## v46
Design uart_top, start of the top module:
module uart_top #(
    parameter   OPERAND_WIDTH = 512,
    parameter   ADDER_WIDTH   = 128,
    parameter   NBYTES        = OPERAND_WIDTH / 8,  
    parameter   CLK_FREQ      = 125_000_000,
    parameter   BAUD_RATE     = 7_812_500    
  )  
  (
    input   wire   iClk, iRst,
    input   wire   iRx,
    output  wire   oTx
  );
Size in the first run: about 13,000 cells after synthesis, ~4 I/O pins, ~120,000 um^2 of cells after synthesis.
make LEC_CHECK=0 ABC_AREA=0 CAP_MARGIN=20 CORE_MARGIN=7 CORE_UTILIZATION=40 SETUP_SLACK_MARGIN=1.4 SLEW_MARGIN=20 TNS_END_PERCENT=70 finish   # period 5.7 ns
run.sh (not shown) runs the stock make flow with config.mk's settings and CLKGATE_MAP_FILE=.
Inputs modified between v46 and v57:
- a deleted ABC_AREA that had been 0
- a change of CORE_MARGIN from 7 to 2
- a deleted TNS_END_PERCENT that had been 70
- a change of CORE_UTILIZATION from 40 to 70
- a change of SETUP_SLACK_MARGIN from 1.4 to 0.89
- a change of the clock period (ns, I/O delays scaled along) from 5.7 to 3.55
[summary]
- Out of v57 and v46, the only run to close with the timing, DRC and antenna checks passing was v46.
- v57: complete, dirty (setup timing)
- Changes observed in v57 relative to v46: horizontal extent of the die lower; combinational share of power higher; final critical delay including setup and external delays down 520 ps; layout clock buffer count now sits lower.
- A path category of the worst min-delay check of reg2reg is what v46 shows, while in2reg belongs to v57.
The inputs of v21 differ from those of v57 as listed below.
- CORE_UTILIZATION now 72, was 70
- SETUP_SLACK_MARGIN now -0.27, was 0.89
- the clock period (ns, I/O delays scaled along) now 3.0, was 3.55
Findings:
Clock skew across v57 and v21: no real change.
Total power draw deteriorates in v21 relative to v57.
v21 vs. v57: final non-filler cell total picked up an extra 57, hold slack lost 110 ps, floorplan utilization picked up an extra 1.9 points.
STATUS run=v21 STAGES=ALL_DONE FINAL_CHECKS=FAILED CAUSE=setup timing
Inputs modified between v21 and v39:
- swapping 72 for 26 in CORE_UTILIZATION
- clearing SETUP_SLACK_MARGIN, which used to be -0.27
- swapping 3.0 for 8.14 in the clock period (ns, I/O delays scaled along)
Results
Having completed the whole flow, v39 delivered a layout that passed the timing, DRC and antenna checks.
v39 reports a higher stage delay of the slowest cell on the critical path than v21 does.
From v21 to v39 the numbers moved as follows: register-to-register slack went up 4580 ps, number of antenna repair diodes fell 16, growth of design area from synthesis to finish comparable, global router's overall resource usage lost 25 points, actual transition at the worst max-transition pin ~0 delta.
On placed cell area, v21 tracks v39 almost exactly.
The inputs of v31 differ from those of v39 as listed below.
- CORE_UTILIZATION: 26 -> 72
- the clock period (ns, I/O delays scaled along): 8.14 -> 4.06
==> comparison <==
v31 ends up with higher portion of total power attributed to combinational logic than v39 does. [v31] total power rose about 100% relative to v39. In the route summary, v31 ends up with a via count exceeding that of v39. Relative to v39, net total in the final layout increased by 132 in v31.

uart_top again, from the RTL that the note above started with.
==> flow/config.mk <==
export PLATFORM = sky130hd
export DESIGN_NAME = uart_top
export DESIGN_NICKNAME = uart_top
export VERILOG_FILES = /design/flow/design.v
export SDC_FILE = /design/flow/constraint.sdc
export NUM_CORES = 4
export LEC_CHECK = 0
export CAP_MARGIN = 20
export CORE_MARGIN = 2
export CORE_UTILIZATION = 72
export CTS_CLUSTER_DIAMETER = 71
export CTS_CLUSTER_SIZE = 11
export PLACE_DENSITY = 0.41
export SLEW_MARGIN = 20
export TNS_END_PERCENT = 5
==> flow/constraint.sdc <==
create_clock -name core_clock -period 2.33 [get_ports {iClk}]
set_input_delay 0.4660 -clock core_clock [delete_from_list [all_inputs] [get_ports {iClk}]]
set_output_delay 0.4660 -clock core_clock [all_outputs]
set_load 0.01 [all_outputs]
The first run finished with setup timing left.
==> next run, changes <==
CORE_UTILIZATION = 40   (was 72)
CTS_CLUSTER_DIAMETER = default   (was 71)
CTS_CLUSTER_SIZE = default   (was 11)
PLACE_DENSITY = default   (was 0.41)
TNS_END_PERCENT = default   (was 5)
clock period = 8.0 ns   (was 2.33 ns; I/O delays follow)
With this change the flow ran to the end with no violations.
Via count goes down by 12%.
Final cell count is higher by 6.9%.
Global-route usage came out lower by 19 points.
==> next run, changes <==
CORE_UTILIZATION = 66   (was 40)
clock period = 6.94 ns   (was 8.0 ns; I/O delays follow)
The new run completed with no timing, DRC or antenna violations.
Non-clock buffer count does not change.
Clock skew goes down by 30 ps.
Die size drops by about 40%.
==> next run, changes <==
CORE_UTILIZATION = 44   (was 66)
SETUP_SLACK_MARGIN = -0.03   (was default)
clock period = 3.51 ns   (was 6.94 ns; I/O delays follow)
=>
- With this change the flow finished with setup timing left
- cell count came out higher by 11%
- utilization drops by 21 points
- setup slack loses 2800 ps
- design area climbs by 5.7%

Starting RTL as in the previous note.
Settings: LEC_CHECK=0, ABC_AREA=0, CAP_MARGIN=40, CELL_PAD_IN_SITES_GLOBAL_PLACEMENT=1, CORE_MARGIN=7, CORE_UTILIZATION=40, GPL_ROUTABILITY_DRIVEN=0, GPL_TIMING_DRIVEN=0, MIN_ROUTING_LAYER=met2, SETUP_SLACK_MARGIN=1.4, SLEW_MARGIN=5, TNS_END_PERCENT=70; clock period 5.7 ns.
==> next run, changes <==
ABC_AREA = unset   (was 0)
CAP_MARGIN = 20   (was 40)
CELL_PAD_IN_SITES_GLOBAL_PLACEMENT = unset   (was 1)
CORE_MARGIN = 2   (was 7)
CORE_UTILIZATION = 46   (was 40)
GPL_ROUTABILITY_DRIVEN = unset   (was 0)
GPL_TIMING_DRIVEN = unset   (was 0)
MIN_ROUTING_LAYER = unset   (was met2)
SETUP_SLACK_MARGIN = unset   (was 1.4)
SLEW_MARGIN = 20   (was 5)
TNS_END_PERCENT = unset   (was 70)
clock period = 4.2 ns   (was 5.7 ns; I/O delays follow)
What happened: The changed run finished clean. Routed wire length fell by 21%. Global-route usage is lower by 14 points. Setup slack gets worse by 1.2 ns. Count of clock-buffer cells in the layout drops by 1. Final cell count decreases by 8.4%. Power grows by 30%.
==> next run, changes <==
CORE_UTILIZATION = 58   (was 46)
clock period = 6.94 ns   (was 4.2 ns; I/O delays follow)
Outcome: The changed run completed with no timing, DRC or antenna violations; setup slack improved by 2.2 ns; routed wire length goes down by 2.6%; sequential share of layout area rose by 0.94 points.

Setup of P:
uart_top again, from the RTL that the note above started with.
Design uart_top, start of the top module:
module uart_top #(
    parameter   OPERAND_WIDTH = 512,
    parameter   ADDER_WIDTH   = 128,
    parameter   NBYTES        = OPERAND_WIDTH / 8,  
    parameter   CLK_FREQ      = 125_000_000,
    parameter   BAUD_RATE     = 7_812_500    
  )  
  (
    input   wire   iClk, iRst,
    input   wire   iRx,
    output  wire   oTx
  );
  reg [NBYTES*8-1:0] rBuffer1, rBuffer2;
  wire [(NBYTES)*8:0] wBuffer3;
  reg [(NBYTES+1)*8-1:0] rBufferRes;
  localparam s_IDLE         = 3'b000;
  localparam s_WAIT_RX1     = 3'b001;
  localparam s_WAIT_RX2     = 3'b010;
  localparam s_ADDITION     = 3'b011;
  localparam s_TX           = 3'b100;
  localparam s_WAIT_TX      = 3'b101;
  localparam s_DONE         = 3'b110;
  localparam s_WAIT_ADD_SUB = 3'b111;
  reg [2:0]   rFSM;  
  reg         rTxStart;
  reg [7:0]   rTxByte;
  wire        wTxBusy;
  wire        wTxDone;
  wire [7:0] wRxByte;
  wire wRxDone;
  uart_tx #(  .CLK_FREQ(CLK_FREQ), .BAUD_RATE(BAUD_RATE) )
  UART_TX_INST
    (.iClk(iClk),
     .iRst(iRst),
     .iTxStart(rTxStart),
     .iTxByte(rTxByte),
  ...
Settings: LEC_CHECK=0, CAP_MARGIN=20, CORE_MARGIN=2, CORE_UTILIZATION=72, CTS_CLUSTER_DIAMETER=395, CTS_CLUSTER_SIZE=14, PLACE_DENSITY_LB_ADDON=0.24, SETUP_SLACK_MARGIN=-0.29, SLEW_MARGIN=20; clock period 3.08 ns.
P finished all stages; layout check result: FAIL, due to negative setup slack.
Relative to P, the following input files were edited for Q:
- removing PLACE_DENSITY_LB_ADDON (formerly 0.24)
- removing SETUP_SLACK_MARGIN (formerly -0.29)
- setting TNS_END_PERCENT to 5 for the first time
- changing CTS_CLUSTER_DIAMETER from 395 to 397
- changing CTS_CLUSTER_SIZE from 14 to 10
- changing the clock period (ns, I/O delays scaled along) from 3.08 to 2.33
Results
- Nothing crashed in Q and all stages finished; the problem is that the final layout failed, the offending checks being negative setup slack.
- Q vs P — number of buffers created by CTS climbed by more than a quarter
- Summary of Q over P: number of iterations in the first detailed-routing pass moved up, post-cts hold buffer count moved up, fraction of cell area in non-clock buffers moved up.
- Q vs P, worst-case headroom to the max-slew limit went down by 4.6 points.
- In the flow results for Q and P, the routing usage on met2 is smaller on P.
- Between Q and P, it is Q whose total chip power is higher, by 43%.
- Q vs P — final cycle utilization of the critical path rose 38 points.
Edits applied to the flow inputs when going from Q to R:
- TNS_END_PERCENT no longer set, was 5
- CTS_CLUSTER_SIZE no longer set, was 10
- SETUP_SLACK_MARGIN now -0.27, previously not set
- CAP_MARGIN now 15, was 20
- the clock period (ns, I/O delays scaled along) now 3.0, was 2.33
==> comparison <==
The layout from R, despite a flow that completed every stage, fails the layout checks, with the failing checks listed as negative setup slack. Summary: worst setup slack, R better than Q. In R, number of setup violations in the final report is lower than in Q. In the reports for R and Q, the larger net count reported at finish belongs to Q.
Here is what was changed in the inputs of S compared with R.
- putting HOLD_SLACK_MARGIN at 0.29 where nothing was set
- swapping 397 for 29 in CTS_CLUSTER_DIAMETER
==> results <==
- The flow completed for R, but it is not clean: the layout still shows negative setup slack.
- From the logs: S reached the end of the flow and failed the layout checks with negative setup slack.
- Per the comparison of S with R, count of cells along the worst hold path shrank by 1, number of cells on the critical path saw an increase, fraction of area in registers down 3.3 points.
- In S the total length of routed met3 wires turned out about 27% higher than in R.
- Between S and R, the difference in total die size is negligible.
Edits applied to the flow inputs when going from S to T:
- HOLD_SLACK_MARGIN no longer set, was 0.29
- SETUP_SLACK_MARGIN now 0.78, was -0.27
- CAP_MARGIN now 20, was 15
- CTS_CLUSTER_DIAMETER no longer set, was 29
- the clock period (ns, I/O delays scaled along) now 3.31, was 3.0
### Flow results
Ran to the end and failed final checks on negative setup slack: T. Fmax: T above S. Count of hold-fix buffers inserted at cts in T is 2 lower than in S. S ended up with MP_ADDER_INST.regResult[507]$_SDFF_PP0_ as its capturing element of the worst setup path; T ended up with MP_ADDER_INST.regResult[500]$_SDFF_PP0_. In T, the worst hold slack came out 0.25 ns below the value in S. Measured against each other, S and T differ in count of clock-net buffers in the final layout, the higher figure coming from S. Area of the chip came out exactly the same in S and T. Compared with S, T shows a register fraction of the total cell area that is 2.6 points higher.

uart_top again, from the RTL that the note above started with.
export LEC_CHECK = 0
export ABC_AREA = 0
export CAP_MARGIN = 20
export CORE_MARGIN = 2
export CORE_UTILIZATION = 33
export GPL_ROUTABILITY_DRIVEN = 1
export PLACE_DENSITY_LB_ADDON = 0.1
export SETUP_SLACK_MARGIN = 0.46
export SLEW_MARGIN = 20
export TNS_END_PERCENT = 85
create_clock -name core_clock -period 3.93 [get_ports {iClk}]
The baseline ran to the end with no violations.
Change:
Settings changed: ABC_AREA 0 to default, CORE_UTILIZATION 33 to 72, CTS_CLUSTER_DIAMETER from default to 117, GPL_ROUTABILITY_DRIVEN 1 to default, PLACE_DENSITY_LB_ADDON 0.1 to default, SETUP_SLACK_MARGIN 0.46 to default, TNS_END_PERCENT 85 to default.
Clock period 3.93 ns to 3.53 ns, I/O delays scaled along.
The changed run reached the layout checks and failed them: setup timing. Utilization increases by 43 points. Hold slack gets better by 0.0059 ns. Synthesized cell count does not change.
Change:
Settings changed: TNS_END_PERCENT from default to 5.
Clock period 3.53 ns to 2.33 ns, I/O delays scaled along.
What happened:
- The new run completed and failed the layout checks on setup timing
- die area stays the same
- utilization grows by 3.1 points
- design area grows by 3.8%
- via count grows by 2.9%
- worst hold slack got worse by 0.17 ns
- total power grows by 52%
- synthesized cell count is unchanged
- first-iteration DRC count grows by 5.9%
- count of clock-buffer cells in the layout grows by 23
- wire length grows by 1.3%
- sequential share of layout area shrinks by 1.7 points

Starting RTL as in the previous note.
make LEC_CHECK=0 CAP_MARGIN=20 CELL_PAD_IN_SITES_GLOBAL_PLACEMENT=2 CORE_ASPECT_RATIO=1.62 CORE_MARGIN=2 CORE_UTILIZATION=59 CTS_CLUSTER_DIAMETER=293 CTS_CLUSTER_SIZE=100 GPL_ROUTABILITY_DRIVEN=0 PLACE_DENSITY=0.42 SLEW_MARGIN=5 finish   # period 8.0 ns
The first run failed in 3_1_place_gp_skip_io.
Next try:
==> flow/config.mk (replaced) <==
export PLATFORM = sky130hd
export DESIGN_NAME = uart_top
export DESIGN_NICKNAME = uart_top
export VERILOG_FILES = /design/flow/design.v
export SDC_FILE = /design/flow/constraint.sdc
export NUM_CORES = 4
export LEC_CHECK = 0
export CAP_MARGIN = 35
export CORE_MARGIN = 2
export CORE_UTILIZATION = 61
export CTS_CLUSTER_DIAMETER = 42
export SETUP_SLACK_MARGIN = 1.3
export SLEW_MARGIN = 20
export TNS_END_PERCENT = 5
Now the flow passed the timing, DRC and antenna checks.
Synthesized cell count does not change.
Area after synthesis stays the same.
Die size is lower by 3.3%.
Next try:
--- a/flow/config.mk
+++ b/flow/config.mk
@@ -8 +8 @@
-export CAP_MARGIN = 35
+export CAP_MARGIN = 20
@@ -10,3 +10,2 @@
-export CORE_UTILIZATION = 61
-export CTS_CLUSTER_DIAMETER = 42
-export SETUP_SLACK_MARGIN = 1.3
+export CORE_UTILIZATION = 57
+export SETUP_SLACK_MARGIN = -0.52
==> flow/constraint.sdc (replaced) <==
create_clock -name core_clock -period 5.34 [get_ports {iClk}]
set_input_delay 1.0680 -clock core_clock [delete_from_list [all_inputs] [get_ports {iClk}]]
set_output_delay 1.0680 -clock core_clock [all_outputs]
set_load 0.01 [all_outputs]
Outcome: The changed run ran to the end with no violations; flip-flop count stays the same; design area is lower by 1.2%; final cell count is higher by 1.1%; total power is higher by 41%.
Next try:
--- a/flow/config.mk
+++ b/flow/config.mk
@@ -10,2 +10,2 @@
-export CORE_UTILIZATION = 57
-export SETUP_SLACK_MARGIN = -0.52
+export CORE_UTILIZATION = 68
+export SETUP_SLACK_MARGIN = 1.14
@@ -13 +12,0 @@
-export TNS_END_PERCENT = 5
==> flow/constraint.sdc (replaced) <==
create_clock -name core_clock -period 4.02 [get_ports {iClk}]
set_input_delay 0.8040 -clock core_clock [delete_from_list [all_inputs] [get_ports {iClk}]]
set_output_delay 0.8040 -clock core_clock [all_outputs]
set_load 0.01 [all_outputs]
What happened: The new run finished clean. Total power is higher by about 30%. Critical path depth does not change. Cell area is higher by 2.3%. Worst hold slack hardly moves. First-iteration DRC count is higher by 9.0%. Final cell count is lower by 1.8%. Wire length is lower by about 0.8%.
Next try:
--- a/flow/config.mk
+++ b/flow/config.mk
@@ -10,2 +10 @@
-export CORE_UTILIZATION = 68
-export SETUP_SLACK_MARGIN = 1.14
+export CORE_UTILIZATION = 40
==> flow/constraint.sdc (replaced) <==
create_clock -name core_clock -period 4.2 [get_ports {iClk}]
set_input_delay 0.8400 -clock core_clock [delete_from_list [all_inputs] [get_ports {iClk}]]
set_output_delay 0.8400 -clock core_clock [all_outputs]
set_load 0.01 [all_outputs]
Effect: Via count drops by about 5.6%; final cell count climbs by 9.7%; worst hold slack stays flat; utilization drops by 32 points; first-iteration DRC count drops by 23%; sequential share of layout area climbs by 0.23 points; clock-buffer cell count climbs by 16; register-to-register slack degrades by 0.10 ns; total power drops by about 2.7%.

sierra:
uart_top again, from the RTL that the note above started with.
make LEC_CHECK=0 ABC_AREA=0 CAP_MARGIN=20 CELL_PAD_IN_SITES_DETAIL_PLACEMENT=2 CORE_ASPECT_RATIO=1.47 CORE_MARGIN=5 CORE_UTILIZATION=38 HOLD_SLACK_MARGIN=0.18 MAX_ROUTING_LAYER=met4 MIN_ROUTING_LAYER=met1 PLACE_DENSITY_LB_ADDON=0.11 SETUP_SLACK_MARGIN=0.37 SLEW_MARGIN=20 TNS_END_PERCENT=50 finish   # period 4.17 ns
sierra reached the end of the flow, and the finished layout is clean on the timing, DRC and antenna checks.
Modified inputs, quartz compared to sierra
# sierra
export LEC_CHECK = 0
export ABC_AREA = 0
export CAP_MARGIN = 20
export CELL_PAD_IN_SITES_DETAIL_PLACEMENT = 2
export CORE_ASPECT_RATIO = 1.47
export CORE_MARGIN = 5
export CORE_UTILIZATION = 38
export HOLD_SLACK_MARGIN = 0.18
export MAX_ROUTING_LAYER = met4
export MIN_ROUTING_LAYER = met1
export PLACE_DENSITY_LB_ADDON = 0.11
export SETUP_SLACK_MARGIN = 0.37
export SLEW_MARGIN = 20
export TNS_END_PERCENT = 50
create_clock -name core_clock -period 4.17 [get_ports {iClk}]
# quartz
export LEC_CHECK = 0
export ABC_AREA = 0
export CAP_MARGIN = 20
export CELL_PAD_IN_SITES_DETAIL_PLACEMENT = 0
export CORE_ASPECT_RATIO = 1.47
export CORE_MARGIN = 2
export CORE_UTILIZATION = 69
export HOLD_SLACK_MARGIN = 0.18
export MAX_ROUTING_LAYER = met4
export MIN_ROUTING_LAYER = met1
export PLACE_DENSITY_LB_ADDON = 0.11
export SETUP_SLACK_MARGIN = 0.37
export SLEW_MARGIN = 20
export TNS_END_PERCENT = 50
create_clock -name core_clock -period 3.29 [get_ports {iClk}]
--- outcome ---
Final checks on quartz, whose flow otherwise completed, came back failing, citing setup timing. Re detailed-router iteration count before antenna repair: sierra was higher than quartz. DRC marker count from the first detailed-route iteration (higher): quartz. There was hardly any difference in sequential cell count between sierra and quartz. Per the comparison of quartz with sierra, core occupancy in the finished layout shows an increase of 35 points, core utilization at floorplan shows an increase of 31 points, detailed-route wire length shows a reduction of about 20%, power after layout shows an increase of 12 mW.
--- input diff quartz..zinc ---
# quartz
export LEC_CHECK = 0
export ABC_AREA = 0
export CAP_MARGIN = 20
export CELL_PAD_IN_SITES_DETAIL_PLACEMENT = 0
export CORE_ASPECT_RATIO = 1.47
export CORE_MARGIN = 2
export CORE_UTILIZATION = 69
export HOLD_SLACK_MARGIN = 0.18
export MAX_ROUTING_LAYER = met4
export MIN_ROUTING_LAYER = met1
export PLACE_DENSITY_LB_ADDON = 0.11
export SETUP_SLACK_MARGIN = 0.37
export SLEW_MARGIN = 20
export TNS_END_PERCENT = 50
create_clock -name core_clock -period 3.29 [get_ports {iClk}]
# zinc
export LEC_CHECK = 0
export ABC_AREA = 0
export CAP_MARGIN = 20
export CELL_PAD_IN_SITES_DETAIL_PLACEMENT = 0
export CORE_ASPECT_RATIO = 1.47
export CORE_MARGIN = 2
export CORE_UTILIZATION = 72
export CTS_CLUSTER_SIZE = 100
export HOLD_SLACK_MARGIN = 0.18
export MAX_ROUTING_LAYER = met4
export MIN_ROUTING_LAYER = met1
export PLACE_DENSITY_LB_ADDON = 0.11
export SETUP_SLACK_MARGIN = 0.79
export SLEW_MARGIN = 20
export TNS_END_PERCENT = 50
create_clock -name core_clock -period 3.29 [get_ports {iClk}]
--- outcome ---
zinc ran in full, but the layout does not pass; the checks complain about setup timing.
Going from quartz to zinc, clock network fraction of total power grows by 0.6 points.
Looking at flop share of the area, zinc sits 0.53 points below quartz.
Compared with quartz, in zinc cell count about even, HPWL after detailed placement level.
[inputs] willow vs zinc
# zinc
export LEC_CHECK = 0
export ABC_AREA = 0
export CAP_MARGIN = 20
export CELL_PAD_IN_SITES_DETAIL_PLACEMENT = 0
export CORE_ASPECT_RATIO = 1.47
export CORE_MARGIN = 2
export CORE_UTILIZATION = 72
export CTS_CLUSTER_SIZE = 100
export HOLD_SLACK_MARGIN = 0.18
export MAX_ROUTING_LAYER = met4
export MIN_ROUTING_LAYER = met1
export PLACE_DENSITY_LB_ADDON = 0.11
export SETUP_SLACK_MARGIN = 0.79
export SLEW_MARGIN = 20
export TNS_END_PERCENT = 50
create_clock -name core_clock -period 3.29 [get_ports {iClk}]
# willow
export LEC_CHECK = 0
export ABC_AREA = 0
export CAP_MARGIN = 20
export CELL_PAD_IN_SITES_DETAIL_PLACEMENT = 0
export CORE_ASPECT_RATIO = 1.47
export CORE_MARGIN = 2
export CORE_UTILIZATION = 72
export CTS_CLUSTER_SIZE = 15
export HOLD_SLACK_MARGIN = 0.18
export MAX_ROUTING_LAYER = met4
export MIN_ROUTING_LAYER = met1
export PLACE_DENSITY_LB_ADDON = 0.11
export SETUP_SLACK_MARGIN = -0.28
export SLEW_MARGIN = 20
export TNS_END_PERCENT = 50
create_clock -name core_clock -period 2.85 [get_ports {iClk}]
Results
Diff zinc -> willow | leakage power | down slightly
As for a clean layout from willow and zinc, there is none.
Finished, but not clean: zinc, with setup timing.
Least setup slack across all paths after layout: willow and zinc compared, higher one is zinc
Comparing willow and zinc, the higher sequential logic power is on willow.
willow vs zinc on portion of the clock cycle consumed by the worst path in the final layout: willow is the higher one.
Looking at power in the clock group, willow sits 13% higher than zinc does.
Register-to-register slack ends up higher on zinc.
Compared zinc against willow; sequential cell area in the final layout within noise.
diff inputs: willow => nickel
# willow
export LEC_CHECK = 0
export ABC_AREA = 0
export CAP_MARGIN = 20
export CELL_PAD_IN_SITES_DETAIL_PLACEMENT = 0
export CORE_ASPECT_RATIO = 1.47
export CORE_MARGIN = 2
export CORE_UTILIZATION = 72
export CTS_CLUSTER_SIZE = 15
export HOLD_SLACK_MARGIN = 0.18
export MAX_ROUTING_LAYER = met4
export MIN_ROUTING_LAYER = met1
export PLACE_DENSITY_LB_ADDON = 0.11
export SETUP_SLACK_MARGIN = -0.28
export SLEW_MARGIN = 20
export TNS_END_PERCENT = 50
create_clock -name core_clock -period 2.85 [get_ports {iClk}]
# nickel
export LEC_CHECK = 0
export ABC_AREA = 0
export CAP_MARGIN = 20
export CELL_PAD_IN_SITES_DETAIL_PLACEMENT = 0
export CELL_PAD_IN_SITES_GLOBAL_PLACEMENT = 1
export CORE_ASPECT_RATIO = 1.47
export CORE_MARGIN = 5
export CORE_UTILIZATION = 72
export CTS_CLUSTER_DIAMETER = 264
export CTS_CLUSTER_SIZE = 99
export HOLD_SLACK_MARGIN = 0.18
export MAX_ROUTING_LAYER = met4
export MIN_ROUTING_LAYER = met1
export PLACE_DENSITY = 0.38
export SETUP_SLACK_MARGIN = 1.2
export SLEW_MARGIN = 20
export TNS_END_PERCENT = 50
create_clock -name core_clock -period 4.17 [get_ports {iClk}]
Results
- FAIL for each of nickel and willow
- Every stage of willow finished as expected; the final checks, on the other hand, flagged setup timing, which means the layout fails.
- nickel vs. willow: number of synthesized flops with an enable pin roughly the same, number of different library cells in the post-synthesis netlist held steady, die area up 3.0%, synthesized cell count held.
diff inputs: nickel => garnet
# nickel
export LEC_CHECK = 0
export ABC_AREA = 0
export CAP_MARGIN = 20
export CELL_PAD_IN_SITES_DETAIL_PLACEMENT = 0
export CELL_PAD_IN_SITES_GLOBAL_PLACEMENT = 1
export CORE_ASPECT_RATIO = 1.47
export CORE_MARGIN = 5
export CORE_UTILIZATION = 72
export CTS_CLUSTER_DIAMETER = 264
export CTS_CLUSTER_SIZE = 99
export HOLD_SLACK_MARGIN = 0.18
export MAX_ROUTING_LAYER = met4
export MIN_ROUTING_LAYER = met1
export PLACE_DENSITY = 0.38
export SETUP_SLACK_MARGIN = 1.2
export SLEW_MARGIN = 20
export TNS_END_PERCENT = 50
create_clock -name core_clock -period 4.17 [get_ports {iClk}]
# garnet
export LEC_CHECK = 0
export ABC_AREA = 0
export CAP_MARGIN = 20
export CELL_PAD_IN_SITES_DETAIL_PLACEMENT = 0
export CORE_ASPECT_RATIO = 1.15
export CORE_MARGIN = 2
export CORE_UTILIZATION = 72
export CTS_CLUSTER_SIZE = 15
export HOLD_SLACK_MARGIN = 0.18
export MAX_ROUTING_LAYER = met4
export MIN_ROUTING_LAYER = met1
export PLACE_DENSITY_LB_ADDON = 0.25
export SETUP_SLACK_MARGIN = -0.28
export SLEW_MARGIN = 20
export TNS_END_PERCENT = 95
create_clock -name core_clock -period 2.85 [get_ports {iClk}]
[summary]
- garnet: flow complete, layout not clean; failing: setup timing
- garnet and nickel ended up with roughly the same pre-placement core utilization.
- Synthesized-area fraction occupied by ao, oa, aoi and oai cells came out exactly the same in garnet and nickel.
- Compared with nickel, garnet shows die area that has gone down by a few percent.
- Standard-cell row count for garnet is lower than for nickel.
- For die outline width, dividing the value from garnet by the value from nickel gives 1.11.
Power figures rest on the tool's default switching activity, not on a simulated workload.
